==> inputs of try-xenon <==
Design argmax16, start of the top module:
module argmax16 (
  input  logic         clk,
  input  logic         rstn,        
  input  logic         in_valid,
  input  logic [255:0] in_data,     
  output logic         out_valid,
  output logic [3:0]   out_idx
);
==> flow/config.mk <==
export PLATFORM = sky130hd
export DESIGN_NAME = argmax16
export DESIGN_NICKNAME = argmax16
export VERILOG_FILES = /design/flow/design.v
export SDC_FILE = /design/flow/constraint.sdc
export NUM_CORES = 4
export LEC_CHECK = 0
export ABC_AREA = 1
export CAP_MARGIN = 30
export CELL_PAD_IN_SITES_DETAIL_PLACEMENT = 1
export CELL_PAD_IN_SITES_GLOBAL_PLACEMENT = 3
export CORE_MARGIN = 8
export CORE_UTILIZATION = 68
export CTS_CLUSTER_DIAMETER = 127
export CTS_CLUSTER_SIZE = 39
export GPL_TIMING_DRIVEN = 1
export HOLD_SLACK_MARGIN = 0.06
export MAX_ROUTING_LAYER = met5
export MIN_ROUTING_LAYER = met2
export PLACE_DENSITY = 0.67
export SETUP_SLACK_MARGIN = -0.6
export SLEW_MARGIN = 5
export TNS_END_PERCENT = 90
==> flow/constraint.sdc <==
create_clock -name core_clock -period 6.89 [get_ports {clk}]
set_input_delay 1.3780 -clock core_clock [delete_from_list [all_inputs] [get_ports {clk}]]
set_output_delay 1.3780 -clock core_clock [all_outputs]
set_load 0.01 [all_outputs]
run.sh (not shown) runs the stock make flow with config.mk's settings and CLKGATE_MAP_FILE=.
==> try-harbor (differences from try-xenon) <==
==> flow/config.mk (replaced) <==
export PLATFORM = sky130hd
export DESIGN_NAME = argmax16
export DESIGN_NICKNAME = argmax16
export VERILOG_FILES = /design/flow/design.v
export SDC_FILE = /design/flow/constraint.sdc
export NUM_CORES = 4
export LEC_CHECK = 0
export CAP_MARGIN = 20
export CORE_ASPECT_RATIO = 1.89
export CORE_MARGIN = 10
export CORE_UTILIZATION = 40
export CTS_CLUSTER_SIZE = 91
export MAX_ROUTING_LAYER = met4
export SLEW_MARGIN = 20
==> flow/constraint.sdc (replaced) <==
create_clock -name core_clock -period 7.15 [get_ports {clk}]
set_input_delay 1.4300 -clock core_clock [delete_from_list [all_inputs] [get_ports {clk}]]
set_output_delay 1.4300 -clock core_clock [all_outputs]
set_load 0.01 [all_outputs]
==> changes_impl.md <==
### Implementation results

* Status: failed layout checks
* Setup WS post-layout at -0.0316 ns
* Blocking Checks: setup timing
* Setup violators final at 2
(the above is from try-harbor)
==> changes_impl.md <==
### Implementation results

* Log Error: [ERROR GPL-0301] Utilization 154.943 % exceeds 100%.
* Stopped at: 3_1_place_gp_skip_io
* Cells after Synth at 1993
* Status: did not finish
(the above is from try-xenon)


==> 12-10 <==
==> flow/design.v <==
module comparator 
#(
  parameter DATA_WIDTH  = 16,
  parameter BINARY_TREE = 1,
  parameter NUM_INPUTS  = 16
)
(
  input  logic [NUM_INPUTS-1:0][DATA_WIDTH-1 : 0] cmp_ip,
  output logic [$clog2(NUM_INPUTS)-1 :0]  out
);
  generate if (BINARY_TREE == 0) begin
    always_comb begin
      out      = '0;
      for (int i =0; i < NUM_INPUTS; ++i) begin
        if (cmp_ip[i] > cmp_ip[out]) begin
          out      = i;
        end
      end
    end
  end else begin
    logic [$clog2(NUM_INPUTS)-1 : 0] out_stg[$clog2(NUM_INPUTS) + 1][NUM_INPUTS];
    logic [DATA_WIDTH-1 : 0]         cmp_stg[$clog2(NUM_INPUTS) + 1][NUM_INPUTS];
    always_comb begin
      for (int i = 0; i < NUM_INPUTS; i++) begin
        cmp_stg[0][i]  = cmp_ip[i];
        out_stg[0][i]  = i;
      end
      for (int i = 0;i < $clog2(NUM_INPUTS); i++) begin
        for (int j = 0;j < NUM_INPUTS; ++j) begin
          out_stg[i+1][j]    = 'X;
          cmp_stg[i+1][j]    = 'X;
        end
      end
      for (int i = 0;i < $clog2(NUM_INPUTS); i++) begin
        for (int j = 0;j < (NUM_INPUTS/2**i); j= j+2) begin
          if (cmp_stg[i][j] > cmp_stg[i][j+1]) begin
            out_stg[i+1][j/2]    = out_stg[i][j];
            cmp_stg[i+1][j/2]    = cmp_stg[i][j];
          end else begin
            out_stg[i+1][j/2]    = out_stg[i][j+1];
            cmp_stg[i+1][j/2]    = cmp_stg[i][j+1];
          end
        end
      end
      out   = out_stg[$clog2(NUM_INPUTS)][0];
    end
  end
  endgenerate
endmodule
module argmax16 (
  input  logic         clk,
  input  logic         rstn,        
  input  logic         in_valid,
  input  logic [255:0] in_data,     
  output logic         out_valid,
  output logic [3:0]   out_idx
);
  logic [255:0] data_q;
  logic         valid_q;
  logic [3:0]   idx_c;
  always_ff @(posedge clk or negedge rstn) begin
    if (!rstn) begin
      valid_q   <= 1'b0;
      out_valid <= 1'b0;
    end else begin
      valid_q   <= in_valid;
      out_valid <= valid_q;
    end
  end
  always_ff @(posedge clk) begin
    data_q  <= in_data;
    out_idx <= idx_c;
  end
  comparator #(
    .DATA_WIDTH  (16),
    .BINARY_TREE (1),
    .NUM_INPUTS  (16)
  ) u_cmp (
    .cmp_ip (data_q),
    .out    (idx_c)
  );
endmodule
==> flow/run.sh <==
#!/bin/bash
# the make line also repeats each setting of config.mk as NAME=value (left out here)
make -C /OpenROAD-flow-scripts/flow DESIGN_CONFIG=/design/flow/config.mk WORK_HOME=/design/flow/orfs CLKGATE_MAP_FILE= finish
==> flow/config.mk <==
export PLATFORM = sky130hd
export DESIGN_NAME = argmax16
export DESIGN_NICKNAME = argmax16
export VERILOG_FILES = /design/flow/design.v
export SDC_FILE = /design/flow/constraint.sdc
export NUM_CORES = 4
export LEC_CHECK = 0
export CAP_MARGIN = 20
export CORE_MARGIN = 2
export CORE_UTILIZATION = 62
export CTS_CLUSTER_DIAMETER = 382
export CTS_CLUSTER_SIZE = 98
export PLACE_DENSITY = 0.36
export SETUP_SLACK_MARGIN = 0.7
export SLEW_MARGIN = 20
==> flow/constraint.sdc <==
create_clock -name core_clock -period 3.99 [get_ports {clk}]
set_input_delay 0.7980 -clock core_clock [delete_from_list [all_inputs] [get_ports {clk}]]
set_output_delay 0.7980 -clock core_clock [all_outputs]
set_load 0.01 [all_outputs]
==> 03-03: changes against 12-10 <==
CORE_UTILIZATION = 63   (was 62)
CTS_CLUSTER_DIAMETER = default   (was 382)
CTS_CLUSTER_SIZE = default   (was 98)
PLACE_DENSITY = default   (was 0.36)
PLACE_DENSITY_LB_ADDON = 0.29   (was default)
SETUP_SLACK_MARGIN = default   (was 0.7)
==> flow/constraint.sdc (replaced) <==
create_clock -name core_clock -period 8.5 [get_ports {clk}]
set_input_delay 1.7000 -clock core_clock [delete_from_list [all_inputs] [get_ports {clk}]]
set_output_delay 1.7000 -clock core_clock [all_outputs]
set_load 0.01 [all_outputs]
==> 02-16: changes against 12-10 <==
CORE_UTILIZATION = 53   (was 62)
CTS_CLUSTER_DIAMETER = default   (was 382)
CTS_CLUSTER_SIZE = 100   (was 98)
PLACE_DENSITY = default   (was 0.36)
SETUP_SLACK_MARGIN = 1.29   (was 0.7)
TNS_END_PERCENT = 5   (was default)
==> flow/constraint.sdc (replaced) <==
create_clock -name core_clock -period 4.43 [get_ports {clk}]
set_input_delay 0.8860 -clock core_clock [delete_from_list [all_inputs] [get_ports {clk}]]
set_output_delay 0.8860 -clock core_clock [all_outputs]
set_load 0.01 [all_outputs]
==> 03-09: changes against 12-10 <==
CORE_UTILIZATION = 58   (was 62)
CTS_CLUSTER_DIAMETER = default   (was 382)
CTS_CLUSTER_SIZE = default   (was 98)
PLACE_DENSITY = default   (was 0.36)
SETUP_SLACK_MARGIN = default   (was 0.7)
==> flow/constraint.sdc (replaced) <==
create_clock -name core_clock -period 4.43 [get_ports {clk}]
set_input_delay 0.8860 -clock core_clock [delete_from_list [all_inputs] [get_ports {clk}]]
set_output_delay 0.8860 -clock core_clock [all_outputs]
set_load 0.01 [all_outputs]
==> qor summary <==
| metric | 12-10 | 03-09 | 03-03 | 02-16 |
|---|---|---|---|---|
| Outcome | stopped before the end | stopped before the end | timing/DRC/antenna clean | failed layout checks |
| Failing step | clock tree synthesis | global routing | - | - |
| Reasons for failing layout checks | - | - | - | setup timing |
| Pre-Repair DR Iteration Count | - | - | 5 | 5 |
| Critical Path End Type | - | - | register | register |
| Effective utilization at floorplan | 63.35% | 59.07% | 63.74% | 53.51% |
| Buffer levels on the longest clock path | - | 3 | 3 | 3 |
| Routed met2 length | - | - | 19.62 mm | 26.72 mm |
| Drt drc | - | - | 0 | 0 |
| Chip Height | 153.3 um | 158.4 um | 152.1 um | 165.5 um |
| Placed cell areas | 19,440 um2 | 19,560 um2 | 16,810 um2 | 19,600 um2 |
| Uppermost layer routed | - | - | met4 | met4 |
| Multi-input logic area | - | - | 7876 um2 | 9076 um2 |
| Final sequential cell count | - | - | 262 | 262 |
| Sw frac | - | - | 35.11% | 36.11% |
| Number of warnings in the stage logs | - | - | 26 | 30 |
| Multi-input combinational cell count | - | - | 989 | 990 |
| Crit share post-route | - | - | 94.35% | 176.1% |
| CP max FO | - | - | 19 | 14 |
| DP Wirelength | 39.72 mm | 37.05 mm | 31.21 mm | 34.56 mm |
| Clock slew at the register clock pins of the worst setup and hold paths | - | - | 0.07 ns | 0.06 ns |
| R2r startpoint | - | - | data_q[155] | data_q[49] |
| Well Taps | - | - | 280 | 335 |
| Leakage Power | - | - | 8.099 nW | 10.39 nW |
| Final wirelength | - | - | 41.77 mm | 58.37 mm |
| Final sum of negative setup slack | - | - | 0 ns | -13.19 ns |
| Seq pwr share | - | - | 31.4% | 25.5% |
| Final standard cell count with taps included and fillers excluded | - | - | 2,011 | 2,479 |
Power figures rest on the tool's default switching activity, not on a simulated workload.
